==> flow/run.sh <==
#!/bin/bash
# the make line also repeats each setting of config.mk as NAME=value (left out here)
make -C /OpenROAD-flow-scripts/flow DESIGN_CONFIG=/design/flow/config.mk WORK_HOME=/design/flow/orfs CLKGATE_MAP_FILE= finish
==> flow/config.mk <==
export PLATFORM = sky130hd
export DESIGN_NAME = algorithm_top
export DESIGN_NICKNAME = algorithm_top
export VERILOG_FILES = /design/flow/design.v
export SDC_FILE = /design/flow/constraint.sdc
export NUM_CORES = 4
export LEC_CHECK = 0
export CAP_MARGIN = 20
export CORE_MARGIN = 2
export CORE_UTILIZATION = 70
export SLEW_MARGIN = 20
==> flow/constraint.sdc <==
create_clock -name core_clock -period 4.64 [get_ports {clk}]
set_input_delay 0.9280 -clock core_clock [delete_from_list [all_inputs] [get_ports {clk}]]
set_output_delay 0.9280 -clock core_clock [all_outputs]
set_load 0.01 [all_outputs]
==> flow/design.v <==
package params_pkg;
  parameter int COEFF_WIDTH    = 16;  
  parameter int DATA_WIDTH     = 12;  
  parameter int OUTPUT_WIDTH   = 16;  
  parameter int PIPELINE_DEPTH = 5;   
  parameter int NUM_TAPS       = 16;  
  parameter int INPUT_FRAC     = 11;  
  parameter int COEFF_FRAC     = 14;  
  parameter int OUTPUT_FRAC    = 14;  
  parameter int ACC_WIDTH      = 32;  
  localparam int PROD_WIDTH = DATA_WIDTH + COEFF_WIDTH;  
  localparam int SHIFT_RIGHT = (INPUT_FRAC + COEFF_FRAC) - OUTPUT_FRAC;  
  typedef logic signed [DATA_WIDTH-1:0]    in_t;
  typedef logic signed [COEFF_WIDTH-1:0]  coeff_t;
  typedef logic signed [PROD_WIDTH-1:0]   prod_t;
  typedef logic signed [ACC_WIDTH-1:0]    acc_t;
  typedef logic signed [OUTPUT_WIDTH-1:0] out_t;
  localparam logic [NUM_TAPS*COEFF_WIDTH-1:0] COEFF_ROM = {
    -16'sd28,
    -16'sd1014,
    -16'sd1589,
    -16'sd1638,
    -16'sd1153,
    -16'sd261,
    16'sd790,
    16'sd1710,
    16'sd2177,
    16'sd2110,
    16'sd1594,
    16'sd845,
    16'sd184,
    -16'sd179,
    -16'sd226,
    -16'sd116
  };
endpackage
import params_pkg::*;
module algorithm_core (
  input  logic                 clk,
  input  logic                 rst_n,
  input  logic                 s_valid,
  output logic                 s_ready,
  input  params_pkg::in_t      s_data,
  output logic                 m_valid,
  input  logic                 m_ready,
  output params_pkg::out_t     m_data
);
  assign s_ready = 1'b1;
  logic signed [DATA_WIDTH-1:0] samples [0:NUM_TAPS-1];
  logic valid_pipe [0:PIPELINE_DEPTH];
  logic signed [PROD_WIDTH-1:0] prods_comb [0:NUM_TAPS-1];
  params_pkg::acc_t prod_ext_comb [0:NUM_TAPS-1];
  params_pkg::acc_t stage_prod_reg   [0:NUM_TAPS-1];  
  params_pkg::acc_t stage_sum8_reg   [0:8-1];        
  params_pkg::acc_t stage_sum4_reg   [0:4-1];        
  params_pkg::acc_t stage_sum2_reg   [0:2-1];        
  params_pkg::acc_t stage_final_reg;                 
  genvar i;
  generate
    for (i = 0; i < NUM_TAPS; i++) begin : PROD_COMB
      always_comb begin
        prods_comb[i] = $signed(samples[i]) * $signed(COEFF_ROM[i*COEFF_WIDTH +: COEFF_WIDTH]);
        prod_ext_comb[i] = $signed({{(ACC_WIDTH-PROD_WIDTH){prods_comb[i][PROD_WIDTH-1]}}, prods_comb[i]});
      end
    end
  endgenerate
  integer idx;
  always_ff @(posedge clk or negedge rst_n) begin
    if (!rst_n) begin
      for (idx = 0; idx < NUM_TAPS; idx = idx + 1) begin
        samples[idx] <= '0;
      end
      for (idx = 0; idx <= PIPELINE_DEPTH; idx = idx + 1) begin
        valid_pipe[idx] <= 1'b0;
      end
      for (idx = 0; idx < NUM_TAPS; idx = idx + 1) begin
        stage_prod_reg[idx] <= '0;
      end
      for (idx = 0; idx < 8; idx = idx + 1) begin
        stage_sum8_reg[idx] <= '0;
      end
      for (idx = 0; idx < 4; idx = idx + 1) begin
        stage_sum4_reg[idx] <= '0;
      end
      for (idx = 0; idx < 2; idx = idx + 1) begin
        stage_sum2_reg[idx] <= '0;
      end
      stage_final_reg <= '0;
    end else begin
      if (s_valid && s_ready) begin
        for (idx = NUM_TAPS-1; idx >= 1; idx = idx - 1) begin
          samples[idx] <= samples[idx-1];
        end
        samples[0] <= s_data;
      end
      valid_pipe[0] <= s_valid & s_ready;
      for (idx = 0; idx < PIPELINE_DEPTH; idx = idx + 1) begin
        valid_pipe[idx+1] <= valid_pipe[idx];
      end
      for (idx = 0; idx < NUM_TAPS; idx = idx + 1) begin
        stage_prod_reg[idx] <= prod_ext_comb[idx];
      end
      for (idx = 0; idx < 8; idx = idx + 1) begin
        stage_sum8_reg[idx] <= stage_prod_reg[2*idx] + stage_prod_reg[2*idx + 1];
      end
      for (idx = 0; idx < 4; idx = idx + 1) begin
        stage_sum4_reg[idx] <= stage_sum8_reg[2*idx] + stage_sum8_reg[2*idx + 1];
      end
      for (idx = 0; idx < 2; idx = idx + 1) begin
        stage_sum2_reg[idx] <= stage_sum4_reg[2*idx] + stage_sum4_reg[2*idx + 1];
      end
      stage_final_reg <= stage_sum2_reg[0] + stage_sum2_reg[1];
    end
  end
  logic signed [ACC_WIDTH-1:0] shifted_acc;
  always_comb begin
    if (SHIFT_RIGHT >= 0)
      shifted_acc = $signed(stage_final_reg) >>> SHIFT_RIGHT;
    else
      shifted_acc = $signed(stage_final_reg) <<< (-SHIFT_RIGHT);
  end
  assign m_data  = params_pkg::out_t'(shifted_acc[OUTPUT_WIDTH-1:0]);
  assign m_valid = valid_pipe[PIPELINE_DEPTH];
endmodule
import params_pkg::*;
module algorithm_top (
  input  logic                 clk,
  input  logic                 rst_n,
  input  logic                 s_valid,
  output logic                 s_ready,
  input  params_pkg::in_t      s_data,
  output logic                 m_valid,
  input  logic                 m_ready,
  output params_pkg::out_t     m_data
);
  algorithm_core u_core (
    .clk      (clk),
    .rst_n    (rst_n),
    .s_valid  (s_valid),
    .s_ready  (s_ready),
    .s_data   (s_data),
    .m_valid  (m_valid),
    .m_ready  (m_ready),
    .m_data   (m_data)
  );
endmodule
==> run summary, run 1 <==
run results: average wire per standard cell=19.2 um, core box area=109000 um2, Top Ports=34, Unique cell types=90, critical path class=reg -> reg, initial antenna violation count=11, syn avg cell area=10.3 um2, Slowest Stage Delay on Critical Path=550 ps, CP arrival=5700 ps, Clock Skew=49.2 ps, status=failed layout checks, Routed WL=184000 um, Log Warnings=135, clock slew at reported path FFs=60 ps, Max Slew Vio Count=0, cell count listed in synth_stat.txt=7508, Final Critical Period=5050 ps, Gate Area=50700 um2, antenna-violating nets left=0, yosys synthesis chip area=77100 um2, Worst-Skew Late Latency=710 ps, register area share after synthesis=29.5%, simple share=6.98%, crit path launch type=register, CP top delay family=adder cells, Pre-antenna DRT Iters=6, vias in the first global route=55600, htree depth=3, detailed-route via count=54900, grt ovf=0, Port Buffer Count=31, DRT iter0 DRCs=3354, FMAX=198 MHz, sequential cell area=22800 um2, Max Cap Viol=0, Vias/cell=5.74, die width=336 um, CTS Sinks=909, Final setup viols=12, pre-CTS setup slack=-453 ps, clk root buf=clkbuf_16, non-filler cells in the finished layout=9568, ys async rst share=100%, worst reg2reg path depth=18, Crit. End Element=register, RSZ-0062 raised after global routing=yes, cycle use final=109%, crit path cell chain=inv_4 > fa_1 > inv_2 > fa_1 > fa_1 > fa_1 > inv_1 > fa_1 > inv_2 > ha_4 > a21o_1 > a21o_1 > a21o_1 > and3_1 > a221o_1 > o41a_1 > nor4b_2 > a211o_1, DRC Markers=0, largest net degree at the start of global routing=113, worst min-delay path class=in -> async, Hold Slack=241 ps, P&R area growth vs syn=14.3%, CTS Buf Count=101, Layout Nets=10000, Synth Flop Type=dfrtp_1, RR Startpoint=u_core.samples[10][6], Critical Path Sink=u_core.stage_prod_reg[10][21], TNS Setup=-1780 ps, Die Y=336 um, Required @ worst endpoint=5280 ps, WP buf/inv=4, Bufs on Longest Clock Path=3, Adder Share, Synth=37.1%, mapped cell area=77100 um2, Nets at Floorplan=9467, CP Depth=18, Synth area leader=dfrtp_1, synth top area cells=dfrtp_1 30%, ha_1 22%, fa_1 15%, inv_1 6.7%, xnor2_1 4.9%, GPL Wtd Cong=0.905, Least-Margin Pin Slew=1200 ps, xor+xnor area frac=6.66%, Initial Util=70.7%, row cnt=121, final worst setup slack=-413 ps, R2R Setup Slk=-410 ps, Failing Checks=setup timing, Critical Path Most Common Cell=fa_1, Crit-path slowest cell=fa_1, Inst Count DP=9309, Critical Path Source=u_core.samples[10][6], DP Wirelength=144000 um, GRT Total Usage=32.7%, Top cell area share=29.5%, Compound Share, Synth=11.6%, total die area=113000 um2, Post-synth EDFFs=0, largest fanout on the critical path=5, top cell type by instance count after synthesis=ha_1, reg2reg end=u_core.stage_prod_reg[10][21], Filler Cell Count=6804, Main logic family=adder cells, mux frac, synth=1.15%, Post-synth regs=909, number of synthesis warnings=9, Fin. Hold Viols=0, Relative slew margins=19.2%, CTS tree=yes, Post-Synthesis Cells=7508, first-pass GRT wire length=291000 um, synth cell count leaders=1374 x ha_1, 1372 x inv_1, 909 x dfrtp_1
## layer usage
layer	vias to the layer above	track usage [%]	routed length, um
li1	26100	-	-
met1	27200	48.3	84500
met2	1295	49.8	81900
met3	280	7.23	12900
met4	4	7.16	4180
met5	-	0	15
## final cells by class
class | instances | area share (%)
antenna | 3 | 0.00852
clock buffer | 138 | 3.23
clock inverter | 52 | 0.651
inverter | 1372 | 5.85
multi-input combinational | 5159 | 57.5
sequential | 909 | 25.9
tap | 1414 | 2.01
timing repair buffer | 521 | 4.81
## stage by stage
step / util, % / area, um2
2_1_floorplan: - / 77200
3_3_place_gp: 75.6 / 82400
3_5_place_dp: 75.6 / 82400
4_1_cts: 79.4 / 86600
5_1_grt: 80.8 / 88100
6_report: 80.8 / 88100
## timing repair
item	in CTS	in global routing
endpoints found under the setup margin	37	71
hold buffers	0	0
resized	115	231
setup buffers	22	47
pin swaps	94	156
gates cloned	0	0
==> run 2, diff against run 1 <==
Settings changed: CAP_MARGIN 20 to 40, CORE_UTILIZATION 70 to 72, CTS_CLUSTER_DIAMETER set to 320, CTS_CLUSTER_SIZE set to 26, HOLD_SLACK_MARGIN set to 0.29, PLACE_DENSITY_LB_ADDON set to 0.0, SETUP_SLACK_MARGIN set to 0.22.
Clock period 4.64 ns to 1.57 ns, I/O delays scaled along.
==> run 2 against run 1 <==
  * The run now fails in 5_1_grt
  * Area after synthesis unchanged
  * Die area fell by 2.7%
  * Synthesized cell count is the same
==> run summary, run 2 <==
run metrics: Inst Count DP=10800, mux frac, synth=1.15%, Adder Share, Synth=37.1%, grt ovf=1626, Initial Util=72.3%, pre-CTS setup slack=-3520 ps, Post-synth EDFFs=0, top cell type by instance count after synthesis=ha_1, Nets at Floorplan=9467, Top cell area share=29.5%, xor+xnor area frac=6.66%, Synth area leader=dfrtp_1, status=did not finish, Compound Share, Synth=11.6%, Bufs on Longest Clock Path=3, Log Error=[ERROR GRT-0116] Global routing finished with congestion. Check the congestion regions in the DRC Viewer., simple share=6.98%, total die area=110000 um2, Die Y=331 um, CTS Buf Count=40, synth cell count leaders=1374 x ha_1, 1372 x inv_1, 909 x dfrtp_1, Post-synth regs=909, Post-Synthesis Cells=7508, DP Wirelength=203000 um, GPL Wtd Cong=0.939, CTS Sinks=909, yosys synthesis chip area=77100 um2, Port Buffer Count=31, row cnt=120, die width=331 um, synth top area cells=dfrtp_1 30%, ha_1 22%, fa_1 15%, inv_1 6.7%, xnor2_1 4.9%, mapped cell area=77100 um2, ys async rst share=100%, Unique cell types=90, Synth Flop Type=dfrtp_1, clk root buf=clkbuf_16, core box area=107000 um2, syn avg cell area=10.3 um2, htree depth=2, register area share after synthesis=29.5%, DP Area=98600 um2, number of synthesis warnings=9, Fail Step=5_1_grt, cell count listed in synth_stat.txt=7508, Top Ports=34, Main logic family=adder cells, GRT Total Usage=88.2%
[run 2: metal layers]
metal  GRT overflow  track usage (%)
met1             32             85.2
met2            972              101
met3             69             77.4
met4            549             93.6
met5              4             51.0
[run 2: through the flow]
stage	hold WS (ps)	util, %
after floorplan	18.4	-
after global placement	214	92.5
after detailed placement	204	92.5
after CTS	317	97.6
[run 2: timing repair]
action,CTS
buffers inserted,151
gates resized,611
pin swaps,302
endpoints found under the hold margin,987
hold buffers,8
endpoints found under the setup margin,637
==> run 3, diff against run 2 <==
Settings changed: CAP_MARGIN 40 to 20, CORE_UTILIZATION 72 to 65, CTS_CLUSTER_DIAMETER 320 to not set, CTS_CLUSTER_SIZE 26 to not set, HOLD_SLACK_MARGIN 0.29 to not set, PLACE_DENSITY_LB_ADDON 0.0 to not set, SETUP_SLACK_MARGIN 0.22 to 1.11.
Clock period 1.57 ns to 4.13 ns, I/O delays scaled along.
==> run 3 against run 2 <==
  * Now fails the layout checks on setup timing
  * Area after synthesis is the same
  * Synthesized cell count is the same
  * Die area grew 11%
==> run summary, run 3 <==
run results: mapped cell area=77100 um2, ys async rst share=100%, Crit-path slowest cell=fa_1, Clock Skew=28.9 ps, CP Depth=18, Nets at Floorplan=9467, Final setup viols=92, antenna-violating nets left=0, crit path cell chain=inv_2 > fa_1 > inv_1 > fa_1 > fa_1 > fa_1 > inv_1 > fa_1 > inv_2 > ha_4 > a21o_1 > a21o_1 > a21o_1 > and3_1 > a221o_1 > o41a_1 > nor4b_2 > a211o_1, Port Buffer Count=31, GR peak layer=met2, average wire per standard cell=19.3 um, grt ovf=0, Pre-antenna DRT Iters=6, Critical Path Most Common Cell=fa_1, GPL Wtd Cong=0.898, GR met2 Demand/Resource=50.5%, Crit. End Element=register, WP buf/inv=4, Max Cap Viol=0, Bufs on Longest Clock Path=3, DP Wirelength=147000 um, Vias/cell=5.63, row cnt=126, worst reg2reg path depth=18, Filler Cell Count=7110, worst min-delay path class=in -> async, R2R Setup Slk=-900 ps, Post-Route Utilization=80.5%, yosys synthesis chip area=77100 um2, simple share=6.98%, first-pass GRT wire length=306000 um, Least-Margin Pin Slew=775 ps, Worst-Skew Late Latency=720 ps, CTS Sinks=909, global routing met1 resource utilization=46.0%, Unique cell types=90, xor+xnor area frac=6.66%, Required @ worst endpoint=4780 ps, cycle use final=122%, synth top area cells=dfrtp_1 30%, ha_1 22%, fa_1 15%, inv_1 6.7%, xnor2_1 4.9%, initial antenna violation count=13, clk root buf=clkbuf_16, largest net degree at the start of global routing=105, syn avg cell area=10.3 um2, crit path launch type=register, GRT Total Usage=31.8%, GR met3 Demand/Resource=4.89%, vias in the first global route=58300, final worst setup slack=-902 ps, critical path class=reg -> reg, detailed-route via count=56500, Adder Share, Synth=37.1%, Slowest Stage Delay on Critical Path=540 ps, FMAX=199 MHz, Synth area leader=dfrtp_1, CP top delay family=adder cells, synth cell count leaders=1374 x ha_1, 1372 x inv_1, 909 x dfrtp_1, CP arrival=5680 ps, RSZ-0062 raised after global routing=yes, DRC Markers=0, Relative slew margins=48.2%, Main logic family=adder cells, Initial Util=65.4%, Log Warnings=131, Top cell area share=29.5%, Top Ports=34, Layout Nets=10400, Hold Slack=41.3 ps, cell count listed in synth_stat.txt=7508, htree depth=3, DRT iter0 DRCs=3608, status=failed layout checks, Hold Buf Count CTS=0, Die Y=348 um, mux frac, synth=1.15%, RR Startpoint=u_core.samples[10][8], largest fanout on the critical path=4, Routed WL=194000 um, clock slew at reported path FFs=60 ps, Max Slew Vio Count=0, Post-synth EDFFs=0, TNS Setup=-28570 ps, number of synthesis warnings=9, reg2reg end=u_core.stage_prod_reg[10][21], CTS tree=yes, Critical Path Source=u_core.samples[10][8], Final Critical Period=5030 ps, Failing Checks=setup timing, Critical Path Sink=u_core.stage_prod_reg[10][21], register area share after synthesis=29.5%, Post-Synthesis Cells=7508, CTS Buf Count=104, Synth Flop Type=dfrtp_1, total die area=121000 um2, Compound Share, Synth=11.6%, Fin. Hold Viols=0, top cell type by instance count after synthesis=ha_1, core box area=118000 um2, P&R area growth vs syn=23.1%, die width=348 um, Post-synth regs=909
run 3: final cells by class:
| cell class | count | area [um2] | share of cell area (%) |
|---|---|---|---|
| Antenna cell | 6 | 15.0 | 0.0158 |
| Clock buffer | 132 | 2910 | 3.07 |
| Clock inverter | 59 | 850 | 0.896 |
| Inverter | 1372 | 5160 | 5.44 |
| Multi-Input combinational cell | 5159 | 53800 | 56.7 |
| Sequential cell | 909 | 22900 | 24.1 |
| Tap cell | 1536 | 1920 | 2.03 |
| Timing Repair Buffer | 879 | 7360 | 7.77 |
run 3: stage by stage:
step / cells / setup WS (ps) / cell area (um2)
3_3_place_gp: 9680 / -915 / 86000
6_report: 10100 / -902 / 94800
2_1_floorplan: 7508 / -893 / 78800
5_1_grt: 10000 / -1130 / 94800
3_5_place_dp: 9680 / -982 / 86000
4_1_cts: 9975 / -922 / 92500
run 3: timing repair:
item / CTS / global route
gates resized: 379 / 358
cloned: 0 / 0
pin swaps: 257 / 250
setup buffers: 104 / 71
setup endpoints to repair: 234 / 268
run 3: per-layer routing:
metal | up-vias | wire length, um
met5 | - | 204
met4 | 8 | 5320
met3 | 308 | 10500
met2 | 1340 | 90300
met1 | 28100 | 87800
li1 | 26800 | -
==> run 4, diff against run 3 <==
Settings changed: CORE_ASPECT_RATIO set to 0.65, CORE_UTILIZATION 65 to 70, CTS_CLUSTER_DIAMETER set to 317, GPL_ROUTABILITY_DRIVEN set to 1, PLACE_DENSITY set to 0.61, SETUP_SLACK_MARGIN 1.11 to -0.03, SLEW_MARGIN 20 to 15.
Clock period 4.13 ns to 5.1 ns, I/O delays scaled along.
==> run 4 against run 3 <==
  * The layout still fails its checks (setup timing)
  * Fmax shrank 2.6%
  * Wire length shrank 5.6%
  * First-iteration DRC count grew 12%
  * Synthesized cell count is the same
==> run summary, run 4 <==
run results: first-pass GRT wire length=292000 um, ys async rst share=100%, Synth Flop Type=dfrtp_1, Compound Share, Synth=11.6%, core box area=110000 um2, Main logic family=adder cells, Port Buffer Count=31, Least-Margin Pin Slew=1280 ps, clk root buf=clkbuf_16, Critical Path Sink=u_core.stage_prod_reg[10][21], critical path class=reg -> reg, Hold Crit Start=u_core.stage_prod_reg[1][1], Vias/cell=5.74, CTS tree=yes, DRT iter0 DRCs=4053, Final Critical Period=5170 ps, xor+xnor area frac=6.66%, Clock Skew=31.5 ps, mapped cell area=77100 um2, Routed WL=183000 um, Synth area leader=dfrtp_1, grt ovf=0, Required @ worst endpoint=5740 ps, WP buf/inv=5, non-filler cells in the finished layout=9283, Unique cell types=90, RR Startpoint=u_core.samples[10][2], Top Ports=34, worst reg2reg path depth=18, Final setup viols=2, crit path launch type=register, DRC Markers=0, initial antenna violation count=16, P&R area growth vs syn=9.20%, htree depth=3, CP top delay family=adder cells, status=failed layout checks, Pre-antenna DRT Iters=7, Initial Util=70.3%, reg2reg end=u_core.stage_prod_reg[10][21], top cell type by instance count after synthesis=ha_1, Worst-Skew Late Latency=710 ps, worst hold endpoint=u_core.stage_sum8_reg[0][1], Nets at Floorplan=9467, clock slew at reported path FFs=70 ps, die width=416 um, total die area=113000 um2, simple share=6.98%, final worst setup slack=-68.2 ps, Critical Path Most Common Cell=fa_1, number of synthesis warnings=9, synth top area cells=dfrtp_1 30%, ha_1 22%, fa_1 15%, inv_1 6.7%, xnor2_1 4.9%, cell count listed in synth_stat.txt=7508, CP Depth=18, largest fanout on the critical path=6, hold depth=0, Bufs on Longest Clock Path=3, crit path cell chain=buf_4 > fa_1 > inv_1 > fa_1 > fa_1 > inv_1 > fa_1 > inv_1 > fa_1 > inv_1 > ha_4 > or2_2 > a21oi_2 > a21oi_1 > a221o_1 > o41a_1 > nor4b_2 > a211o_1, syn avg cell area=10.3 um2, Critical Path Source=u_core.samples[10][2], GPL Wtd Cong=0.946, Post-Synthesis Cells=7508, yosys synthesis chip area=77100 um2, synth cell count leaders=1374 x ha_1, 1372 x inv_1, 909 x dfrtp_1, vias in the first global route=53800, Hold Slack=348 ps, DP Wirelength=149000 um, Failing Checks=setup timing, TNS Setup=-87.7 ps, CTS Sinks=909, Max Cap Viol=0, Log Warnings=130, Post-synth regs=909, Die Y=272 um, GRT Total Usage=33.2%, FMAX=193 MHz, Hold Buf Count CTS=0, R2R Setup Slk=-70 ps, Crit. End Element=register, CTS Buf Count=92, Inst Count DP=9094, average wire per standard cell=19.7 um, mux frac, synth=1.15%, Slowest Stage Delay on Critical Path=550 ps, cycle use final=101%, Crit-path slowest cell=fa_1, Post-synth EDFFs=0, CP arrival=5810 ps, Fin. Hold Viols=0, antenna-violating nets left=0, Layout Nets=9711, detailed-route via count=53200, Max Slew Vio Count=0, largest net degree at the start of global routing=117, Adder Share, Synth=37.1%, register area share after synthesis=29.5%, Top cell area share=29.5%, Relative slew margins=14.2%, row cnt=98, RSZ-0062 raised after global routing=yes, worst min-delay path class=reg -> reg
-- run 4: metal layers --
metal / routed length, um / share of wire (%) / track usage (%)
met1: 89500 / 49 / 51.1
met3: 18400 / 10 / 12.2
met4: 3520 / 1.9 / 6.48
met5: 137 / 0.075 / 0
met2: 71500 / 39 / 44.7
-- run 4: final cells by class --
class / instances / area [um2]
inverters: 1372 / 5150
flip-flops and latches: 909 / 22800
fillers: 7530 / 25500
clock inverters: 59 / 851
well taps: 1450 / 1810
diodes: 2 / 5.00
multi-input cells: 5159 / 49200
repair buffers: 218 / 1840
clock buffers: 114 / 2540
-- run 4: per-stage QoR --
step                setup WS [ps]  cell area (um2)  utilization, %
floorplan                   -23.1            77100               -
global placement            -67.8            80400            73.3
detailed placement          -77.8            80400            73.3
CTS                         -22.8            83800            76.4
global route                 -226            84200            76.8
finish                      -68.2            84200            76.8
-- run 4: repair_timing --
| action | in CTS | in global routing |
|---|---|---|
| gates resized | 8 | 59 |
| cloned | 0 | 0 |
| endpoints found under the setup margin | 4 | 22 |
| setup buffers | 0 | 10 |
| pin swaps | 0 | 16 |
==> run 5, diff against run 4 <==
Settings changed: CAP_MARGIN 20 to 40, CORE_ASPECT_RATIO 0.65 to not set, CORE_UTILIZATION 70 to 71, CTS_CLUSTER_DIAMETER 317 to not set, CTS_CLUSTER_SIZE set to 26, GPL_ROUTABILITY_DRIVEN 1 to not set, PLACE_DENSITY 0.61 to not set, PLACE_DENSITY_LB_ADDON set to 0.0, SETUP_SLACK_MARGIN -0.03 to 0.45, SLEW_MARGIN 15 to 20.
Clock period 5.1 ns to 1.57 ns, I/O delays scaled along.
==> run 5 against run 4 <==
  * The run now fails in 4_1_cts
  * Die area fell by 1.4%
  * Synthesized cell count stayed put
  * Area after synthesis unchanged
==> run summary, run 5 <==
run metrics: Port Buffer Count=31, row cnt=120, Log Error=[ERROR DPL-0038] Utilization greater than 100%, impossible to legalize, Die Y=333 um, xor+xnor area frac=6.66%, Adder Share, Synth=37.1%, die width=333 um, core box area=107000 um2, Fail Step=4_1_cts, synth top area cells=dfrtp_1 30%, ha_1 22%, fa_1 15%, inv_1 6.7%, xnor2_1 4.9%, cell count listed in synth_stat.txt=7508, synth cell count leaders=1374 x ha_1, 1372 x inv_1, 909 x dfrtp_1, mux frac, synth=1.15%, Top Ports=34, Top cell area share=29.5%, Initial Util=71.8%, Synth area leader=dfrtp_1, ys async rst share=100%, Compound Share, Synth=11.6%, Synth Flop Type=dfrtp_1, Nets at Floorplan=9467, simple share=6.98%, Post-synth regs=909, syn avg cell area=10.3 um2, mapped cell area=77100 um2, status=did not finish, Main logic family=adder cells, Unique cell types=90, top cell type by instance count after synthesis=ha_1, total die area=111000 um2, Post-Synthesis Cells=7508, number of synthesis warnings=9, pre-CTS setup slack=-3540 ps, register area share after synthesis=29.5%, yosys synthesis chip area=77100 um2, Post-synth EDFFs=0, DP Wirelength=199000 um, GPL Wtd Cong=0.933
-- run 5: stage by stage --
stage	setup TNS, ps	util [%]	cell area, um2	instances
2_1_floorplan	-567030	-	81700	7508
3_3_place_gp	-713130	91.9	98600	10800
3_5_place_dp	-781280	91.9	98600	10800
==> run 6, diff against run 5 <==
Settings changed: CAP_MARGIN 40 to 20, CORE_ASPECT_RATIO set to 0.72, CORE_UTILIZATION 71 to 72, CTS_CLUSTER_DIAMETER set to 317, CTS_CLUSTER_SIZE 26 to not set, GPL_ROUTABILITY_DRIVEN set to 1, PLACE_DENSITY set to 0.64, PLACE_DENSITY_LB_ADDON 0.0 to not set, SETUP_SLACK_MARGIN 0.45 to -0.41, SLEW_MARGIN 20 to 15, TNS_END_PERCENT set to 80.
Clock period 1.57 ns to 4.09 ns, I/O delays scaled along.
==> run 6 against run 5 <==
  * Now fails the layout checks on setup timing
  * Area after synthesis is the same
  * Die area shrank 1.3%
  * Synthesized cell count is the same
==> run summary, run 6 <==
run results: status=failed layout checks, Failing Checks=setup timing, Post-Synthesis Cells=7508, crit path cell chain=fa_1 > inv_1 > fa_1 > fa_1 > inv_2 > fa_1 > inv_1 > fa_1 > inv_2 > ha_4 > a21o_1 > o22ai_2 > a211o_1 > a31oi_4 > or4_4 > a31o_4 > a21oi_2 > xnor2_1, R2R Setup Slk=-950 ps, syn avg cell area=10.3 um2, Layout Nets=10400, xor+xnor area frac=6.66%, crit path launch type=register, Log Warnings=129, clk root buf=clkbuf_16, Hold Slack=177 ps, yosys synthesis chip area=77100 um2, CTS tree=yes, simple share=6.98%, initial antenna violation count=11, final worst setup slack=-949 ps, mapped cell area=77100 um2, Critical Path Sink=u_core.stage_prod_reg[13][23], Least-Margin Pin Slew=1260 ps, DRC Markers=0, Routed WL=211000 um, RSZ-0062 raised after global routing=yes, first-pass GRT wire length=317000 um, Port Buffer Count=31, vias in the first global route=59100, Final Critical Period=5040 ps, Main logic family=adder cells, TNS Setup=-42780 ps, GR met2 Demand/Resource=55.4%, Crit-path slowest cell=fa_1, Top cell area share=29.5%, worst min-delay path class=in -> async, Post-synth regs=909, Inst Count DP=9612, Pre-antenna DRT Iters=5, cell count listed in synth_stat.txt=7508, Required @ worst endpoint=4730 ps, non-filler cells in the finished layout=9874, die width=390 um, ys async rst share=100%, DRT iter0 DRCs=4866, Post-synth EDFFs=0, FMAX=198 MHz, RR Startpoint=u_core.samples[13][4], Compound Share, Synth=11.6%, Initial Util=72.9%, Max Slew Vio Count=0, CP arrival=5670 ps, antenna-violating nets left=0, Slowest Stage Delay on Critical Path=540 ps, top cell type by instance count after synthesis=ha_1, reg2reg end=u_core.stage_prod_reg[13][23], Synth area leader=dfrtp_1, Vias/cell=5.95, Die Y=282 um, GR met3 Demand/Resource=10.3%, Post-Route Utilization=86.7%, GRT Total Usage=36.9%, Fin. Hold Viols=0, Critical Path Source=u_core.samples[13][4], Clock Skew=41.7 ps, row cnt=101, register area share after synthesis=29.5%, P&R area growth vs syn=19.0%, htree depth=3, Relative slew margins=15.7%, Max Cap Viol=0, core box area=106000 um2, GPL Wtd Cong=0.939, global routing met1 resource utilization=53.4%, synth cell count leaders=1374 x ha_1, 1372 x inv_1, 909 x dfrtp_1, Adder Share, Synth=37.1%, critical path class=reg -> reg, worst reg2reg path depth=18, Critical Path Most Common Cell=fa_1, largest fanout on the critical path=4, largest net degree at the start of global routing=102, total die area=110000 um2, average wire per standard cell=21.3 um, CP top delay family=adder cells, detailed-route via count=58800, Top Ports=34, Unique cell types=90, mux frac, synth=1.15%, Bufs on Longest Clock Path=3, DP Wirelength=154000 um, Nets at Floorplan=9467, CP Depth=18, CTS Sinks=909, synth top area cells=dfrtp_1 30%, ha_1 22%, fa_1 15%, inv_1 6.7%, xnor2_1 4.9%, grt ovf=0, clock slew at reported path FFs=70 ps, Final setup viols=113, number of synthesis warnings=9, CTS Buf Count=93, WP buf/inv=4, cycle use final=123%, Synth Flop Type=dfrtp_1, Worst-Skew Late Latency=730 ps, GR peak layer=met2, Crit. End Element=register
==> run 6: per-layer routing <==
| metal | up-vias | wire, um |
|---|---|---|
| met3 | 567 | 19600 |
| met1 | 29200 | 90800 |
| met5 | - | 50 |
| met4 | 8 | 6820 |
| met2 | 2236 | 93300 |
| li1 | 26800 | - |
==> run 6: final cells by class <==
type                       instances  area [um2]
tap                             1390        1740
sequential                       909       22800
multi-input combinational       5159       51700
clock inverter                    57         807
clock buffer                     116        2570
timing repair buffer             870        6850
fill                            5301       14100
inverter                        1372        5160
antenna                            1        2.50
==> run 6: through the flow <==
| stage | worst slack, ps | cell area [um2] |
|---|---|---|
| CTS | -942 | 89700 |
| finish | -949 | 91700 |
| detailed placement | -1010 | 84900 |
| floorplan | -933 | 77300 |
| global placement | -982 | 84800 |
| global route | -1080 | 91700 |
==> run 6: timing repair <==
item / CTS / global route
setup endpoints to repair: 62 / 84
gates cloned: 0 / 0
hold buffers: 0 / 0
buffers inserted: 57 / 89
gates resized: 223 / 335
pin swaps: 175 / 268
==> run 7, diff against run 6 <==
Settings changed: ABC_AREA set to 1, CORE_ASPECT_RATIO 0.72 to 0.92, CORE_UTILIZATION 72 to 40, CTS_CLUSTER_DIAMETER 317 to 346, GPL_ROUTABILITY_DRIVEN 1 to not set, PLACE_DENSITY 0.64 to not set, SETUP_SLACK_MARGIN -0.41 to not set, SLEW_MARGIN 15 to 20, TNS_END_PERCENT 80 to not set.
Clock period 4.09 ns to 6.0 ns, I/O delays scaled along.
==> run 7 against run 6 <==
  * Now clean on timing, DRC and antenna
  * Fmax up 4.9%
  * Sequential share of layout area down 1.2 points
  * Sequential cell count unchanged
  * Non-clock buffer count down 823
  * Clock skew down 4.0 ps
  * Final area up 4.7%
  * Synthesized cell count up 50%
  * Cell count up 46%
  * Area after synthesis up 14%
  * Critical endpoint is now u_core.stage_prod_reg[11][23]
  * Largest cell class unchanged
==> run summary, run 7 <==
run results: Pre-antenna DRT Iters=6, Post-synth regs=909, Fin. Hold Viols=0, top cell type by instance count after synthesis=nand2_1, Hold Slack=338 ps, core box area=219000 um2, Top Ports=34, Crit. End Element=register, simple share=21.4%, Critical Path Sink=u_core.stage_prod_reg[11][23], total die area=224000 um2, RSZ-0062 raised after global routing=no, average wire per standard cell=15.4 um, Synth Flop Type=dfrtp_1, number of synthesis warnings=9, synth top area cells=dfrtp_1 26%, ha_1 19%, fa_1 13%, nand2_1 13%, inv_1 9.9%, yosys synthesis chip area=88200 um2, register area share after synthesis=25.8%, RR Startpoint=u_core.samples[11][5], critical path class=reg -> reg, R2R Setup Slk=1190 ps, worst min-delay path class=reg -> reg, Bufs on Longest Clock Path=3, FMAX=208 MHz, # Post-CTS Setup Buffers=0, antenna-violating nets left=0, Adder Share, Synth=32.4%, mux frac, synth=0.0255%, Worst-Skew Late Latency=750 ps, hold depth=0, Vias/cell=4.80, htree depth=3, Required @ worst endpoint=6620 ps, worst reg2reg path depth=20, Clock Skew=37.8 ps, Post-synth EDFFs=0, xor+xnor area frac=4.17%, Final setup viols=0, reg2reg end=u_core.stage_prod_reg[11][23], ys async rst share=100%, CP top delay family=adder cells, Filler Cell Count=22100, DRC Markers=0, Least-Margin Pin Slew=1070 ps, largest net degree at the start of global routing=172, Relative slew margins=28.8%, CTS Buf Count=107, Final Critical Period=4810 ps, cycle use final=80.1%, Port Buffer Count=31, pre-CTS setup slack=1210 ps, first-pass GRT wire length=364000 um, vias in the first global route=69400, CTS tree=yes, Die Y=454 um, Main logic family=adder cells, CP arrival=5420 ps, Post-Synthesis Cells=11200, Top cell area share=25.8%, clock slew at reported path FFs=60 ps, row cnt=165, final worst setup slack=1190 ps, Max Slew Vio Count=0, worst hold endpoint=u_core.stage_sum8_reg[0][1], die width=494 um, CP Depth=20, status=no timing/DRC/antenna violations, syn avg cell area=7.85 um2, Critical Path Source=u_core.samples[11][5], DP Wirelength=185000 um, detailed-route via count=69000, GPL Wtd Cong=0.924, crit path cell chain=inv_1 > fa_1 > inv_1 > fa_1 > inv_1 > fa_1 > inv_1 > fa_1 > inv_1 > fa_1 > inv_1 > ha_1 > a21oi_1 > nand2_1 > nand2_1 > nand3_1 > nand2_1 > nand2_1 > nand2_1 > nand2_1, P&R area growth vs syn=8.76%, Log Warnings=139, crit path launch type=register, Initial Util=40.2%, DRT iter0 DRCs=4055, GRT Total Usage=20.1%, Hold Crit Start=u_core.stage_prod_reg[1][1], TNS Setup=0 ps, Routed WL=221000 um, Nets at Floorplan=13200, WP buf/inv=6, largest fanout on the critical path=6, Max Cap Viol=0, clk root buf=clkbuf_16, Synth area leader=dfrtp_1, Crit-path slowest cell=fa_1, Compound Share, Synth=6.06%, Unique cell types=48, initial antenna violation count=10, grt ovf=0, cell count listed in synth_stat.txt=11200, Slowest Stage Delay on Critical Path=540 ps, mapped cell area=88200 um2, CTS Sinks=909, Hold Buf Count CTS=0, post-cts sizing count=0, synth cell count leaders=2961 x nand2_1, 2328 x inv_1, 1374 x ha_1, Layout Nets=13300, Post-Route Utilization=43.7%
[run 7: metal layers]
metal,wire length [um],vias up,share of wire (%),GRT usage [%]
li1,-,35200,-,-
met1,110000,32400,50,29.1
met2,95800,1159,43,31.4
met3,9590,254,4.3,2.77
met4,5410,4,2.4,4.89
met5,18,-,0.0082,0
[run 7: metrics by stage]
| step | std cells | instance area [um2] |
|---|---|---|
| after floorplan | 11200 | 88200 |
| after global placement | 14200 | 92200 |
| after detailed placement | 14200 | 92200 |
| after CTS | 14400 | 95900 |
| after global routing | 14400 | 95900 |
| final | 14400 | 96000 |
[run 7: final cells by class]
| cell class | instances | area, um2 | share of cell area (%) |
|---|---|---|---|
| multi-input combinational | 7949 | 56500 | 58.9 |
| sequential | 909 | 22700 | 23.7 |
| inverter | 2335 | 8760 | 9.13 |
| tap | 2922 | 3660 | 3.81 |
| clock buffer | 137 | 2980 | 3.11 |
| clock inverter | 62 | 795 | 0.828 |
| timing repair buffer | 47 | 515 | 0.537 |
| antenna | 6 | 15.0 | 0.0156 |
==> run 8, diff against run 7 <==
Settings changed: ABC_AREA 1 to 0, CAP_MARGIN 20 to 15, CELL_PAD_IN_SITES_DETAIL_PLACEMENT set to 2, CELL_PAD_IN_SITES_GLOBAL_PLACEMENT set to 2, CORE_MARGIN 2 to 3, CORE_UTILIZATION 40 to 24, CTS_CLUSTER_DIAMETER 346 to 202, GPL_ROUTABILITY_DRIVEN set to 0, GPL_TIMING_DRIVEN set to 0, HOLD_SLACK_MARGIN set to 0.06, MIN_ROUTING_LAYER set to met2.
Clock period 6.0 ns to 4.03 ns, I/O delays scaled along.
==> run 8 against run 7 <==
  * The layout now fails its checks (setup timing)
  * Non-clock buffer count is 475 higher
  * Via count rose by 12%
  * Final area fell by 0.14%
  * Critical endpoint is now u_core.stage_prod_reg[10][21]
  * Sequential share of layout area rose by 0.25 points
  * Register-to-register slack worse by 2400 ps
  * Count of clock-buffer cells in the layout grew 8
  * Cell count down 14%
  * Setup slack lost 2400 ps
  * Clock skew grew 17 ps
==> run summary, run 8 <==
run results: status=failed layout checks, Failing Checks=setup timing, Unique cell types=90, Post-synth regs=909, critical path class=reg -> reg, DRC Markers=0, core box area=318000 um2, syn avg cell area=10.3 um2, final instance area=95800 um2, CP arrival=5990 ps, final worst setup slack=-1180 ps, Crit-path slowest cell=fa_1, Critical Path Source=u_core.samples[10][6], Hold Slack=354 ps, first-pass GRT wire length=378000 um, Port Buffer Count=31, largest fanout on the critical path=5, Relative slew margins=21.8%, Synth area leader=dfrtp_1, DP Area=84100 um2, Post-Route Utilization=30.1%, htree depth=3, Hold Crit Start=u_core.stage_sum8_reg[1][0], mapped cell area=77100 um2, Top cell area share=29.5%, vias in the first global route=96100, WP buf/inv=4, crit path launch type=register, worst min-delay path class=reg -> reg, Slowest Stage Delay on Critical Path=570 ps, CTS Sinks=909, Crit. End Element=register, Compound Share, Synth=11.6%, hold depth=0, grt ovf=0, largest net degree at the start of global routing=145, yosys synthesis chip area=77100 um2, CTS tree=yes, RR Startpoint=u_core.samples[10][6], R2R Setup Slk=-1180 ps, average wire per standard cell=19.9 um, antenna-violating nets left=0, Post-synth EDFFs=0, Bufs on Longest Clock Path=4, Post-Synthesis Cells=7508, Final Critical Period=5210 ps, worst reg2reg path depth=18, xor+xnor area frac=6.66%, Log Warnings=139, FMAX=192 MHz, Gate Area=53600 um2, RSZ-0062 raised after global routing=yes, CP top delay family=adder cells, Max Cap Viol=0, clock slew at reported path FFs=70 ps, Required @ worst endpoint=4810 ps, Critical Path Sink=u_core.stage_prod_reg[10][21], DRT iter0 DRCs=6364, CTS Buf Count=122, Nets at Floorplan=9467, cycle use final=129%, Final setup viols=105, Routed WL=247000 um, Worst-Skew Late Latency=880 ps, Fin. Hold Viols=0, reg2reg end=u_core.stage_prod_reg[10][21], Filler Cell Count=34300, ys async rst share=100%, total die area=328000 um2, initial antenna violation count=2, worst hold endpoint=u_core.stage_sum4_reg[0][0], Initial Util=24.2%, Main logic family=adder cells, register area share after synthesis=29.5%, Top Ports=34, simple share=6.98%, Die Y=550 um, Clock Skew=54.3 ps, Critical Path Most Common Cell=fa_1, Adder Share, Synth=37.1%, GRT Total Usage=22.2%, Max Slew Vio Count=0, Least-Margin Pin Slew=1170 ps, die width=597 um, row cnt=198, synth cell count leaders=1374 x ha_1, 1372 x inv_1, 909 x dfrtp_1, P&R area growth vs syn=24.3%, synth top area cells=dfrtp_1 30%, ha_1 22%, fa_1 15%, inv_1 6.7%, xnor2_1 4.9%, pre-CTS setup slack=-1500 ps, mux frac, synth=1.15%, DP Wirelength=185000 um, cell count listed in synth_stat.txt=7508, sequential cell area=23000 um2, Layout Nets=10000, Pre-antenna DRT Iters=5, Synth Flop Type=dfrtp_1, top cell type by instance count after synthesis=ha_1, CP Depth=18, clk root buf=clkbuf_16, Vias/cell=6.21, detailed-route via count=76900, number of synthesis warnings=9, crit path cell chain=inv_4 > fa_1 > inv_2 > fa_1 > fa_1 > fa_1 > inv_1 > fa_1 > inv_2 > ha_4 > a21o_1 > a21o_1 > a21o_1 > and3_1 > a221o_1 > o41a_1 > nor4b_2 > a211o_1
## run 8: timing repair
action	CTS	global route
pin swaps	239	250
resized	567	322
hold endpoints to repair	73	0
setup buffers	320	107
endpoints found under the setup margin	132	138
hold buffers	1	0
## run 8: final cells by class
type | instances | share of cell area (%)
diodes | 14 | 0.0366
clock buffers | 145 | 3.40
well taps | 4200 | 5.48
plain buffers | 67 | 0.306
clock inverters | 74 | 1.14
repair buffers | 455 | 4.36
multi-input cells | 5159 | 55.9
flip-flops and latches | 909 | 23.9
inverters | 1372 | 5.42
## run 8: stage by stage
step / setup TNS [ps] / std cells
after floorplan: -11780 / 7508
after global placement: - / 11700
after detailed placement: -115110 / 11800
after CTS: -37430 / 12300
after global routing: -58800 / 12400
final: -41410 / 12400
## run 8: routing by layer
layer	track usage, %	wire length, um
met1	-	0
met2	26.7	134000
met3	30.7	103000
met4	2.48	8670
met5	2.92	1260
==> run 9, diff against run 8 <==
Settings changed: ABC_AREA 0 to not set, CAP_MARGIN 15 to 5, CELL_PAD_IN_SITES_DETAIL_PLACEMENT 2 to not set, CELL_PAD_IN_SITES_GLOBAL_PLACEMENT 2 to not set, CORE_ASPECT_RATIO 0.92 to 0.89, CORE_MARGIN 3 to 2, CORE_UTILIZATION 24 to 72, CTS_CLUSTER_DIAMETER 202 to 53, CTS_CLUSTER_SIZE set to 85, GPL_ROUTABILITY_DRIVEN 0 to not set, GPL_TIMING_DRIVEN 0 to not set, HOLD_SLACK_MARGIN 0.06 to not set, MIN_ROUTING_LAYER met2 to not set, SETUP_SLACK_MARGIN set to 1.15.
Clock period 4.03 ns to 4.64 ns, I/O delays scaled along.
==> run 9 against run 8 <==
  * Still fails the layout checks on setup timing
  * Worst hold slack worse by 91 ps
  * Synthesized cell count is the same
  * Critical path depth unchanged
  * Area after synthesis did not move
  * Utilization rose by 55 points
  * First-iteration DRC count shrank 21%
  * Cell count shrank 23%
  * Sequential share of layout area is 1.3 points higher
  * Critical endpoint unchanged
==> run summary, run 9 <==
run results: top cell type by instance count after synthesis=ha_1, DP Wirelength=142000 um, WP buf/inv=4, Clock Skew=26.5 ps, Main logic family=adder cells, total die area=110000 um2, cell count listed in synth_stat.txt=7508, Die Y=313 um, CTS tree=yes, Failing Checks=setup timing, Top cell area share=29.5%, GRT Total Usage=34.9%, Adder Share, Synth=37.1%, worst reg2reg path depth=18, critical path class=reg -> reg, non-filler cells in the finished layout=9552, Synth area leader=dfrtp_1, largest net degree at the start of global routing=110, Vias/cell=6.01, mapped cell area=77100 um2, xor+xnor area frac=6.66%, GPL Wtd Cong=0.925, mux frac, synth=1.15%, Crit. End Element=register, antenna-violating nets left=0, Routed WL=204000 um, crit path cell chain=inv_4 > fa_1 > inv_2 > fa_1 > fa_1 > fa_1 > inv_1 > fa_1 > inv_2 > ha_4 > a21o_1 > a21o_1 > a21o_1 > and3_1 > a221o_1 > o41a_1 > nor4b_2 > a211o_1, Max Cap Viol=0, Worst-Skew Late Latency=730 ps, Post-synth regs=909, RR Startpoint=u_core.samples[10][6], die width=351 um, Final Critical Period=5060 ps, R2R Setup Slk=-420 ps, register area share after synthesis=29.5%, row cnt=113, initial antenna violation count=12, core box area=106000 um2, Top Ports=34, Nets at Floorplan=9467, P&R area growth vs syn=17.7%, CP arrival=5720 ps, synth cell count leaders=1374 x ha_1, 1372 x inv_1, 909 x dfrtp_1, Bufs on Longest Clock Path=3, cycle use final=109%, Compound Share, Synth=11.6%, Fin. Hold Viols=0, final worst setup slack=-423 ps, Slowest Stage Delay on Critical Path=560 ps, pre-CTS setup slack=-400 ps, average wire per standard cell=21.4 um, Critical Path Sink=u_core.stage_prod_reg[10][21], Post-synth EDFFs=0, Log Warnings=132, clock slew at reported path FFs=80 ps, Max Slew Vio Count=0, CP Depth=18, ys async rst share=100%, Unique cell types=90, reg2reg end=u_core.stage_prod_reg[10][21], synth top area cells=dfrtp_1 30%, ha_1 22%, fa_1 15%, inv_1 6.7%, xnor2_1 4.9%, CTS Buf Count=98, Port Buffer Count=31, Pre-antenna DRT Iters=6, grt ovf=0, number of synthesis warnings=9, Relative slew margins=34.9%, Post-Synthesis Cells=7508, crit path launch type=register, Critical Path Source=u_core.samples[10][6], syn avg cell area=10.3 um2, Inst Count DP=9157, CTS Sinks=909, worst min-delay path class=in -> async, DRC Markers=0, Least-Margin Pin Slew=977 ps, Hold Buf Count CTS=0, DRT iter0 DRCs=4996, Layout Nets=9987, RSZ-0062 raised after global routing=yes, yosys synthesis chip area=77100 um2, Hold Slack=263 ps, Required @ worst endpoint=5300 ps, simple share=6.98%, FMAX=198 MHz, largest fanout on the critical path=5, status=failed layout checks, final instance area=90700 um2, Initial Util=72.4%, first-pass GRT wire length=301000 um, Critical Path Most Common Cell=fa_1, Final setup viols=24, Synth Flop Type=dfrtp_1, htree depth=3, CP top delay family=adder cells, vias in the first global route=56800, clk root buf=clkbuf_16, Crit-path slowest cell=fa_1, DP Area=82400 um2, detailed-route via count=57400
==> run 9: per-layer routing <==
| metal | vias to the layer above | global-route usage (%) | wire length [um] | share of wire (%) |
|---|---|---|---|---|
| met5 | - | 0 | 49 | 0.024 |
| met1 | 28500 | 51.4 | 87700 | 43 |
| li1 | 26000 | - | - | - |
| met3 | 613 | 6.67 | 15600 | 7.7 |
| met2 | 2247 | 53.8 | 92800 | 45 |
| met4 | 8 | 8.63 | 7810 | 3.8 |
==> run 9: through the flow <==
stage	util [%]	TNS [ps]
final	85.2	-3600
after detailed placement	77.4	-1800
after floorplan	-	-699
after CTS	83.0	-1070
after global placement	77.4	-1110
after global routing	85.2	-6520
==> run 9: final cells by class <==
type,instances,area (um2)
well taps,1437,1800
multi-input cells,5159,53100
flip-flops and latches,909,22900
inverters,1372,5180
clock inverters,79,987
clock buffers,107,2570
repair buffers,488,4210
diodes,1,2.50
fillers,5542,15800
==> run 9: what timing repair did <==
item | CTS | global route
hold endpoints to repair | 0 | 0
setup endpoints to repair | 176 | 197
setup buffers | 114 | 94
cloned | 0 | 0
pin swaps | 218 | 231
gates resized | 306 | 313
==> run 10, diff against run 9 <==
Settings changed: CAP_MARGIN 5 to 20, CORE_ASPECT_RATIO 0.89 to 0.71, CTS_CLUSTER_DIAMETER 53 to 83, CTS_CLUSTER_SIZE 85 to not set, GPL_ROUTABILITY_DRIVEN set to 1, PLACE_DENSITY set to 0.63, SETUP_SLACK_MARGIN 1.15 to -0.33, SLEW_MARGIN 20 to 15.
Clock period 4.64 ns to 4.28 ns, I/O delays scaled along.
==> run 10 against run 9 <==
  * Still fails the layout checks on setup timing
  * Setup slack got worse by 330 ps
  * Sequential share of layout area increased by 0.18 points
  * Via count decreased by 0.12%
  * Count of clock-buffer cells in the layout increased by 11
  * First-iteration DRC count decreased by 6.0%
  * Critical endpoint unchanged
==> run summary, run 10 <==
run results: status=failed layout checks, Failing Checks=setup timing, Synth Flop Type=dfrtp_1, register area share after synthesis=29.5%, Layout Nets=10200, synth top area cells=dfrtp_1 30%, ha_1 22%, fa_1 15%, inv_1 6.7%, xnor2_1 4.9%, CP Depth=18, CP arrival=5650 ps, Adder Share, Synth=37.1%, Filler Cell Count=5956, CTS Buf Count=92, syn avg cell area=10.3 um2, Least-Margin Pin Slew=1220 ps, crit path launch type=register, mapped cell area=77100 um2, largest net degree at the start of global routing=104, Max Cap Viol=0, average wire per standard cell=20.4 um, Nets at Floorplan=9467, Post-synth EDFFs=0, cycle use final=118%, Bufs on Longest Clock Path=3, Routed WL=200000 um, WP buf/inv=4, largest fanout on the critical path=5, Inst Count DP=9555, Final setup viols=93, ys async rst share=100%, GPL Wtd Cong=0.931, clock slew at reported path FFs=60 ps, Post-synth regs=909, Initial Util=72.3%, cell count listed in synth_stat.txt=7508, Critical Path Source=u_core.samples[10][7], Crit-path slowest cell=fa_1, Compound Share, Synth=11.6%, Pre-antenna DRT Iters=6, P&R area growth vs syn=16.4%, Relative slew margins=18.2%, simple share=6.98%, worst min-delay path class=in -> async, Clock Skew=37.7 ps, antenna-violating nets left=0, Final Critical Period=5030 ps, number of synthesis warnings=9, Slowest Stage Delay on Critical Path=560 ps, Main logic family=adder cells, Critical Path Sink=u_core.stage_prod_reg[10][21], CTS Sinks=909, vias in the first global route=57700, Post-Synthesis Cells=7508, final worst setup slack=-753 ps, GRT Total Usage=36.1%, R2R Setup Slk=-750 ps, first-pass GRT wire length=310000 um, xor+xnor area frac=6.66%, Port Buffer Count=31, CP top delay family=adder cells, htree depth=3, core box area=107000 um2, mux frac, synth=1.15%, reg2reg end=u_core.stage_prod_reg[10][21], non-filler cells in the finished layout=9804, Crit. End Element=register, die width=392 um, Unique cell types=90, DP Wirelength=153000 um, Synth area leader=dfrtp_1, FMAX=199 MHz, DRT iter0 DRCs=4697, Hold Buf Count CTS=0, initial antenna violation count=19, Required @ worst endpoint=4900 ps, Max Slew Vio Count=0, crit path cell chain=inv_2 > fa_1 > inv_2 > fa_1 > fa_1 > fa_1 > inv_2 > fa_1 > inv_2 > ha_4 > a21o_1 > a21o_1 > a21o_1 > and3_1 > a221o_1 > o41a_1 > nor4b_2 > a211o_1, total die area=110000 um2, critical path class=reg -> reg, yosys synthesis chip area=77100 um2, Critical Path Most Common Cell=fa_1, Hold Slack=173 ps, synth cell count leaders=1374 x ha_1, 1372 x inv_1, 909 x dfrtp_1, detailed-route via count=57300, clk root buf=clkbuf_16, Worst-Skew Late Latency=720 ps, grt ovf=0, top cell type by instance count after synthesis=ha_1, row cnt=101, Top Ports=34, worst reg2reg path depth=18, Vias/cell=5.84, DRC Markers=0, RR Startpoint=u_core.samples[10][7], Log Warnings=132, CTS tree=yes, RSZ-0062 raised after global routing=yes, Fin. Hold Viols=0, Top cell area share=29.5%, Die Y=280 um
## run 10: repair_timing
action                     in CTS  in global routing
setup buffers                  49                 53
pin swaps                     115                157
gates resized                 121                241
setup endpoints to repair      48                 70
## run 10: area by class of cell
cell class / count / area [um2] / area share, %
clock inverter: 49 / 686 / 0.764
timing repair buffer: 750 / 5940 / 6.62
clock buffer: 118 / 2540 / 2.83
multi-input combinational: 5159 / 50800 / 56.6
sequential: 909 / 22800 / 25.4
inverter: 1372 / 5150 / 5.74
tap: 1442 / 1800 / 2.01
antenna: 5 / 12.5 / 0.0139
## run 10: through the flow
stage | setup slack (ps) | utilization (%) | area [um2] | TNS (ps)
CTS | -822 | 82.9 | 88300 | -20570
floorplan | -743 | - | 77200 | -7710
detailed placement | -855 | 78.9 | 84100 | -26200
global placement | -760 | 78.9 | 84100 | -18370
finish | -753 | 84.2 | 89700 | -21410
global route | -925 | 84.2 | 89700 | -36250
## run 10: layer usage
layer  track usage [%]  part of all wire (%)
met1              55.1                    45
met2              52.8                    43
met3              8.83                   9.3
met4              6.91                   2.2
met5                 0                  0.10
==> run 11, diff against run 10 <==
Settings changed: CORE_ASPECT_RATIO 0.71 to 0.65, CORE_UTILIZATION 72 to 70, CTS_CLUSTER_DIAMETER 83 to 317, PLACE_DENSITY 0.63 to not set, SETUP_SLACK_MARGIN -0.33 to -0.03.
Clock period 4.28 ns to 4.98 ns, I/O delays scaled along.
==> run 11 against run 10 <==
  * Still fails the layout checks on setup timing
  * First-iteration DRC count is 12% lower
  * Worst hold slack better by 160 ps
  * Critical path type unchanged
  * Final area is 5.5% lower
  * Clock skew decreased by 12 ps
  * Critical endpoint unchanged
  * Sequential share of layout area up 1.4 points
  * Via count down 6.3%
  * Area after synthesis did not move
  * Sequential cell count is the same
  * Fmax shrank 1.1%
==> run summary, run 11 <==
run results: simple share=6.98%, die width=416 um, Initial Util=70.3%, row cnt=98, pre-CTS setup slack=-124 ps, worst min-delay path class=reg -> reg, final instance area=84800 um2, GRT Total Usage=33.4%, Max Cap Viol=0, average wire per standard cell=19.7 um, Worst-Skew Late Latency=710 ps, xor+xnor area frac=6.66%, Hold Crit Start=u_core.stage_prod_reg[14][1], Vias/cell=5.75, Required @ worst endpoint=5610 ps, vias in the first global route=53500, FMAX=196 MHz, Max Slew Vio Count=0, clk root buf=clkbuf_16, RR Startpoint=u_core.samples[10][6], Port Buffer Count=31, CTS Buf Count=94, DRC Markers=0, detailed-route via count=53700, WP buf/inv=6, Post-Synthesis Cells=7508, largest fanout on the critical path=5, Failing Checks=setup timing, Hold Buf Count CTS=0, Adder Share, Synth=37.1%, worst reg2reg path depth=19, top cell type by instance count after synthesis=ha_1, Unique cell types=90, DRT iter0 DRCs=4136, total die area=113000 um2, CP Depth=19, cycle use final=102%, critical path class=reg -> reg, CTS Sinks=909, antenna-violating nets left=0, Pre-antenna DRT Iters=5, DP Wirelength=150000 um, syn avg cell area=10.3 um2, status=failed layout checks, grt ovf=0, worst hold endpoint=u_core.stage_sum8_reg[7][1], htree depth=3, Final setup viols=2, first-pass GRT wire length=295000 um, Relative slew margins=22.5%, CTS tree=yes, CP top delay family=adder cells, Least-Margin Pin Slew=1160 ps, Crit-path slowest cell=fa_1, Post-synth regs=909, Synth area leader=dfrtp_1, Nets at Floorplan=9467, Crit. End Element=register, P&R area growth vs syn=10.0%, synth top area cells=dfrtp_1 30%, ha_1 22%, fa_1 15%, inv_1 6.7%, xnor2_1 4.9%, initial antenna violation count=22, Final Critical Period=5090 ps, crit path cell chain=buf_4 > buf_4 > ha_1 > inv_1 > fa_1 > inv_1 > fa_1 > fa_1 > inv_1 > fa_1 > inv_1 > ha_1 > or2_2 > a21oi_1 > a21oi_1 > a221o_1 > o41a_1 > nor4b_2 > a211o_1, Main logic family=adder cells, Die Y=272 um, core box area=110000 um2, Top cell area share=29.5%, cell count listed in synth_stat.txt=7508, mapped cell area=77100 um2, DP Area=80700 um2, Bufs on Longest Clock Path=3, Post-synth EDFFs=0, Log Warnings=132, mux frac, synth=1.15%, Routed WL=184000 um, Slowest Stage Delay on Critical Path=500 ps, synth cell count leaders=1374 x ha_1, 1372 x inv_1, 909 x dfrtp_1, Fin. Hold Viols=0, Synth Flop Type=dfrtp_1, R2R Setup Slk=-110 ps, Top Ports=34, number of synthesis warnings=9, Compound Share, Synth=11.6%, RSZ-0062 raised after global routing=yes, CP arrival=5720 ps, GPL Wtd Cong=0.962, crit path launch type=register, Critical Path Sink=u_core.stage_prod_reg[10][21], reg2reg end=u_core.stage_prod_reg[10][21], largest net degree at the start of global routing=115, final worst setup slack=-110 ps, Layout Nets=9774, ys async rst share=100%, Critical Path Source=u_core.samples[10][6], clock slew at reported path FFs=60 ps, TNS Setup=-197 ps, hold depth=0, yosys synthesis chip area=77100 um2, Clock Skew=25.9 ps, register area share after synthesis=29.5%
## run 11: cell type report
type / instances / area [um2]
Multi-Input combinational cell: 5159 / 49400
Fill cell: 7400 / 24800
Sequential cell: 909 / 22800
Inverter: 1372 / 5150
Clock buffer: 118 / 2580
Timing Repair Buffer: 279 / 2310
Tap cell: 1450 / 1810
Clock inverter: 53 / 726
Antenna cell: 3 / 7.51
## run 11: per-layer routing
metal,up-vias,global-route usage [%],wire [um]
li1,25600,-,-
met5,-,0,68
met1,26400,55.7,94600
met4,10,5.29,2640
met2,1506,43.3,69800
met3,184,9.20,17300
## run 11: timing repair
action / CTS / global route
buffers inserted: 5 / 22
pin swaps: 11 / 36
resized: 23 / 95
endpoints found under the setup margin: 7 / 32
## run 11: through the flow
stage | util [%] | instances | hold slack [ps]
after floorplan | - | 7508 | 331
after global placement | 73.7 | 9141 | 335
after detailed placement | 73.7 | 9141 | 336
after CTS | 76.8 | 9317 | 322
after global routing | 77.4 | 9340 | 352
final | 77.4 | 9343 | 337
==> run 12, diff against run 11 <==
Settings changed: CORE_ASPECT_RATIO 0.65 to not set, CORE_MARGIN 2 to 9, CORE_UTILIZATION 70 to 25, CTS_CLUSTER_DIAMETER 317 to not set, CTS_CLUSTER_SIZE set to 97, GPL_ROUTABILITY_DRIVEN 1 to not set, GPL_TIMING_DRIVEN set to 0, PLACE_DENSITY set to 0.92, SETUP_SLACK_MARGIN -0.03 to 0.37, SLEW_MARGIN 15 to 20.
Clock period 4.98 ns to 8.9 ns, I/O delays scaled along.
==> run 12 against run 11 <==
  * The run now finishes clean
  * Fmax is 17% lower
  * Count of clock-buffer cells in the layout increased by 12
  * Critical path depth up 2
  * Setup slack gained 2900 ps
  * Critical endpoint is now u_core.stage_prod_reg[11][23]
==> run summary, run 12 <==
run results: Post-synth EDFFs=0, simple share=6.98%, initial antenna violation count=8, Filler Cell Count=29900, Routed WL=198000 um, DRC Markers=0, Max Slew Vio Count=0, clock slew at reported path FFs=70 ps, Required @ worst endpoint=9510 ps, CP top delay family=adder cells, pre-CTS setup slack=3150 ps, Die Y=573 um, Post-Route Utilization=28.1%, clk root buf=clkbuf_16, final worst setup slack=2790 ps, vias in the first global route=61400, ys async rst share=100%, GRT Total Usage=11.7%, mapped cell area=77100 um2, GPL Wtd Cong=0.898, CP arrival=6710 ps, Post-Synthesis Cells=7508, Top cell area share=29.5%, CP Depth=21, Hold Buf Count CTS=0, largest net degree at the start of global routing=157, TNS Setup=0 ps, total die area=329000 um2, synth top area cells=dfrtp_1 30%, ha_1 22%, fa_1 15%, inv_1 6.7%, xnor2_1 4.9%, FMAX=164 MHz, Hold Crit Start=u_core.stage_prod_reg[2][1], Clock Skew=32.6 ps, yosys synthesis chip area=77100 um2, Top Ports=34, Critical Path Most Common Cell=inv_1, Crit-path slowest cell=dfrtp_1, critical path class=reg -> reg, Layout Nets=9606, Worst-Skew Late Latency=700 ps, R2R Setup Slk=2790 ps, Pre-antenna DRT Iters=6, Unique cell types=90, crit path cell chain=inv_1 > fa_1 > inv_1 > ha_1 > inv_1 > fa_1 > inv_1 > ha_1 > inv_1 > fa_1 > inv_1 > fa_1 > a21o_1 > a21oi_1 > o21bai_1 > a21oi_1 > o21a_1 > o21ai_0 > nand2b_1 > a31oi_1 > xnor2_1, row cnt=203, mux frac, synth=1.15%, reg2reg end=u_core.stage_prod_reg[11][23], RR Startpoint=u_core.samples[11][0], Critical Path Sink=u_core.stage_prod_reg[11][23], Compound Share, Synth=11.6%, Slowest Stage Delay on Critical Path=700 ps, worst reg2reg path depth=21, top cell type by instance count after synthesis=ha_1, register area share after synthesis=29.5%, synth cell count leaders=1374 x ha_1, 1372 x inv_1, 909 x dfrtp_1, largest fanout on the critical path=9, Relative slew margins=27.2%, Critical Path Source=u_core.samples[11][0], Fin. Hold Viols=0, Nets at Floorplan=9467, Initial Util=25.2%, Port Buffer Count=31, CTS tree=yes, Synth area leader=dfrtp_1, DRT iter0 DRCs=5167, Final setup viols=0, Vias/cell=4.82, crit path launch type=register, cell count listed in synth_stat.txt=7508, Main logic family=adder cells, die width=573 um, status=no timing/DRC/antenna violations, htree depth=3, first-pass GRT wire length=318000 um, average wire per standard cell=16.8 um, worst hold endpoint=u_core.stage_sum8_reg[1][1], cycle use final=68.6%, CTS Sinks=909, xor+xnor area frac=6.66%, CTS Buf Count=97, antenna-violating nets left=0, RSZ-0062 raised after global routing=no, Adder Share, Synth=37.1%, Synth Flop Type=dfrtp_1, Gate Area=48900 um2, number of synthesis warnings=9, detailed-route via count=57000, Final Critical Period=6110 ps, hold depth=0, worst min-delay path class=reg -> reg, grt ovf=0, Log Warnings=142, P&R area growth vs syn=11.6%, Least-Margin Pin Slew=1090 ps, post-cts sizing count=0, core box area=306000 um2, syn avg cell area=10.3 um2, Max Cap Viol=0, DP Wirelength=148000 um, Bufs on Longest Clock Path=3, sequential cell area=22700 um2, Crit. End Element=register, WP buf/inv=6, Post-synth regs=909, # Post-CTS Setup Buffers=0
[run 12: stage by stage]
step	hold WS [ps]	cells	area, um2
CTS	348	11800	86000
detailed placement	335	11600	82800
finish	347	11800	86000
global placement	333	11600	82500
floorplan	331	7508	77100
global route	361	11800	86000
[run 12: cell type report]
type                            count  share of cell area [%]
Multi-Input combinational cell   5159                    56.9
Sequential cell                   909                    26.4
Inverter                         1372                    5.99
Tap cell                         4100                    5.96
Clock buffer                      130                    3.18
Timing Repair Buffer               40                   0.650
Clock inverter                     47                   0.620
Buffer                             68                   0.310
Antenna cell                        2                 0.00582
[run 12: routing by layer]
metal	GRT usage [%]	part of all wire (%)	routed length, um	vias up
met5	0.0581	0.032	63	-
met4	7.48	7.7	15400	10
met3	2.36	7.2	14300	1012
met2	20.6	49	96800	2715
met1	12.7	36	71800	28000
li1	-	-	-	25300
